## USER_PRJ1
module USER_PRJ1 #( parameter pADDR_WIDTH   = 12,
                   parameter pDATA_WIDTH   = 32
                 )
(
  output wire                        awready,
  output wire                        arready,
  output wire                        wready,
  output wire                        rvalid,
  output wire  [(pDATA_WIDTH-1) : 0] rdata,
  input  wire                        awvalid,
  input  wire                [11: 0] awaddr,
  input  wire                        arvalid,
  input  wire                [11: 0] araddr,
  input  wire                        wvalid,
  input  wire  [(pDATA_WIDTH-1) : 0] wdata,
  input  wire                        rready,
  input  wire                        ss_tvalid,
  input  wire  [(pDATA_WIDTH-1) : 0] ss_tdata,
  input  wire                        sm_tready,
  output wire                        ss_tready,
  output wire                        sm_tvalid,
  output wire  [(pDATA_WIDTH-1) : 0] sm_tdata,
  input  wire                        axi_clk,
  input  wire                        axi_reset_n
);
wire [3:0]  tap_WE;
wire        tap_EN;
wire [11:0] tap_A;
wire [31:0] tap_Di, tap_Do;
bram11 tap_ram(
    .clk(axi_clk),
    .we(|tap_WE),
    .re(tap_EN),
    .waddr(tap_A),
    .raddr(tap_A),
    .wdi(tap_Di),
    .rdo(tap_Do)
);
wire [3:0]  data_WE;
wire        data_EN;
wire [11:0] data_A;
wire [31:0] data_Di, data_Do;
bram11 data_ram(
    .clk(axi_clk),
    .we(|data_WE),
    .re(data_EN),
    .waddr(data_A),
    .raddr(data_A),
    .wdi(data_Di),
    .rdo(data_Do)
);
fir inst_fir(
    .awready(awready),
    .wready(wready),
    .awvalid(awvalid),
    .awaddr(awaddr),
    .wvalid(wvalid),
    .wdata(wdata),
    .arready(arready),
    .rready(rready),
    .arvalid(arvalid),
  ...
==> flow/config.mk <==
export PLATFORM = sky130hd
export DESIGN_NAME = USER_PRJ1
export DESIGN_NICKNAME = USER_PRJ1
export VERILOG_FILES = /design/flow/design.v
export SDC_FILE = /design/flow/constraint.sdc
export NUM_CORES = 4
export LEC_CHECK = 0
export ABC_AREA = 1
export CAP_MARGIN = 5
export CELL_PAD_IN_SITES_DETAIL_PLACEMENT = 1
export CELL_PAD_IN_SITES_GLOBAL_PLACEMENT = 0
export CORE_MARGIN = 3
export CORE_UTILIZATION = 30
export CTS_CLUSTER_DIAMETER = 82
export CTS_CLUSTER_SIZE = 20
export GPL_ROUTABILITY_DRIVEN = 0
export GPL_TIMING_DRIVEN = 0
export MAX_ROUTING_LAYER = met4
export MIN_ROUTING_LAYER = met2
export PLACE_DENSITY_LB_ADDON = 0.15
export SETUP_SLACK_MARGIN = -0.38
export SLEW_MARGIN = 15
export TNS_END_PERCENT = 10
==> flow/constraint.sdc <==
create_clock -name core_clock -period 9.14 [get_ports {axi_clk}]
set_input_delay 1.8280 -clock core_clock [delete_from_list [all_inputs] [get_ports {axi_clk}]]
set_output_delay 1.8280 -clock core_clock [all_outputs]
set_load 0.01 [all_outputs]
run.sh (not shown) runs the stock make flow with config.mk's settings and CLKGATE_MAP_FILE=.
The first run completed and failed the layout checks on negative setup slack.
Then changed:
==> flow/config.mk (replaced) <==
export PLATFORM = sky130hd
export DESIGN_NAME = USER_PRJ1
export DESIGN_NICKNAME = USER_PRJ1
export VERILOG_FILES = /design/flow/design.v
export SDC_FILE = /design/flow/constraint.sdc
export NUM_CORES = 4
export LEC_CHECK = 0
export CAP_MARGIN = 20
export CORE_MARGIN = 2
export CORE_UTILIZATION = 56
export SETUP_SLACK_MARGIN = 1.69
export SLEW_MARGIN = 20
==> flow/constraint.sdc (replaced) <==
create_clock -name core_clock -period 6.36 [get_ports {axi_clk}]
set_input_delay 1.2720 -clock core_clock [delete_from_list [all_inputs] [get_ports {axi_clk}]]
set_output_delay 1.2720 -clock core_clock [all_outputs]
set_load 0.01 [all_outputs]
Effect:
- The changed run finished with negative setup slack left
- die area went down by about 50%
- routed wire length went down by about 32%
- utilization went up by 33 points
- worst setup slack got worse by 0.58 ns
- synthesized area went down by about 5%
- maximum frequency went up by 31%
- via count went down by 40%
- non-clock buffer count went up by 60
Then changed:
--- a/flow/config.mk
+++ b/flow/config.mk
@@ -7,0 +8 @@
+export ABC_AREA = 1
@@ -10,2 +11,2 @@
-export CORE_UTILIZATION = 56
-export SETUP_SLACK_MARGIN = 1.69
+export CORE_UTILIZATION = 72
+export PLACE_DENSITY = 0.4
@@ -12,0 +14 @@
+export TNS_END_PERCENT = 5
==> flow/constraint.sdc (replaced) <==
create_clock -name core_clock -period 4.77 [get_ports {axi_clk}]
set_input_delay 0.9540 -clock core_clock [delete_from_list [all_inputs] [get_ports {axi_clk}]]
set_output_delay 0.9540 -clock core_clock [all_outputs]
set_load 0.01 [all_outputs]
The new run ran to the end with violations: negative setup slack.
Fmax goes up by about 6%.
Setup slack loses 1.2 ns.
Via count goes up by 30%.
Wire length goes up by 14%.
Sequential share of layout area goes down by 1.1 points.
Global-route usage goes up by 11 points.
Worst hold slack loses 0.17 ns.
Final area goes up by about 2.5%.
Count of clock-buffer cells in the layout goes down by 13.
Then changed:
--- a/flow/config.mk
+++ b/flow/config.mk
@@ -8 +7,0 @@
-export ABC_AREA = 1
@@ -11,2 +10 @@
-export CORE_UTILIZATION = 72
-export PLACE_DENSITY = 0.4
+export CORE_UTILIZATION = 40
@@ -14 +11,0 @@
-export TNS_END_PERCENT = 5
==> flow/constraint.sdc (replaced) <==
create_clock -name core_clock -period 9.0 [get_ports {axi_clk}]
set_input_delay 1.8000 -clock core_clock [delete_from_list [all_inputs] [get_ports {axi_clk}]]
set_output_delay 1.8000 -clock core_clock [all_outputs]
set_load 0.01 [all_outputs]
What happened: Now the flow passed the timing, DRC and antenna checks. Worst setup slack gets better by 2.5 ns. Design area is lower by 8.3%. Area after synthesis is lower by 4.9%. Sequential share of layout area is higher by 3.6 points. Cell count is lower by 16%. Wire length is lower by 14%. Critical path depth is higher by 1. Clock skew is lower by 0.0036 ns. Sequential cell count is unchanged.
Then changed:
--- a/flow/config.mk
+++ b/flow/config.mk
@@ -10 +10,4 @@
-export CORE_UTILIZATION = 40
+export CORE_UTILIZATION = 72
+export CTS_CLUSTER_SIZE = 43
+export PLACE_DENSITY = 0.66
+export SETUP_SLACK_MARGIN = 1.72
==> flow/constraint.sdc (replaced) <==
create_clock -name core_clock -period 5.99 [get_ports {axi_clk}]
set_input_delay 1.1980 -clock core_clock [delete_from_list [all_inputs] [get_ports {axi_clk}]]
set_output_delay 1.1980 -clock core_clock [all_outputs]
set_load 0.01 [all_outputs]
The new run finished but fails on negative setup slack.
Fmax climbs by 17%.
Die area drops by 44%.
Wire length climbs by 15%.
Global-route usage climbs by 20 points.
Synthesized cell count stays the same.
Setup slack gets worse by 1.8 ns.
Then changed:
--- a/flow/config.mk
+++ b/flow/config.mk
@@ -10,4 +10 @@
-export CORE_UTILIZATION = 72
-export CTS_CLUSTER_SIZE = 43
-export PLACE_DENSITY = 0.66
-export SETUP_SLACK_MARGIN = 1.72
+export CORE_UTILIZATION = 31
==> flow/constraint.sdc (replaced) <==
create_clock -name core_clock -period 8.59 [get_ports {axi_clk}]
set_input_delay 1.7180 -clock core_clock [delete_from_list [all_inputs] [get_ports {axi_clk}]]
set_output_delay 1.7180 -clock core_clock [all_outputs]
set_load 0.01 [all_outputs]
Result: With this change the flow finished clean; die area increases by 130%; worst setup slack improved by 1.7 ns; clock skew increases by 0.0070 ns; routed wire length decreases by about 12%; core utilization decreases by 51 points.
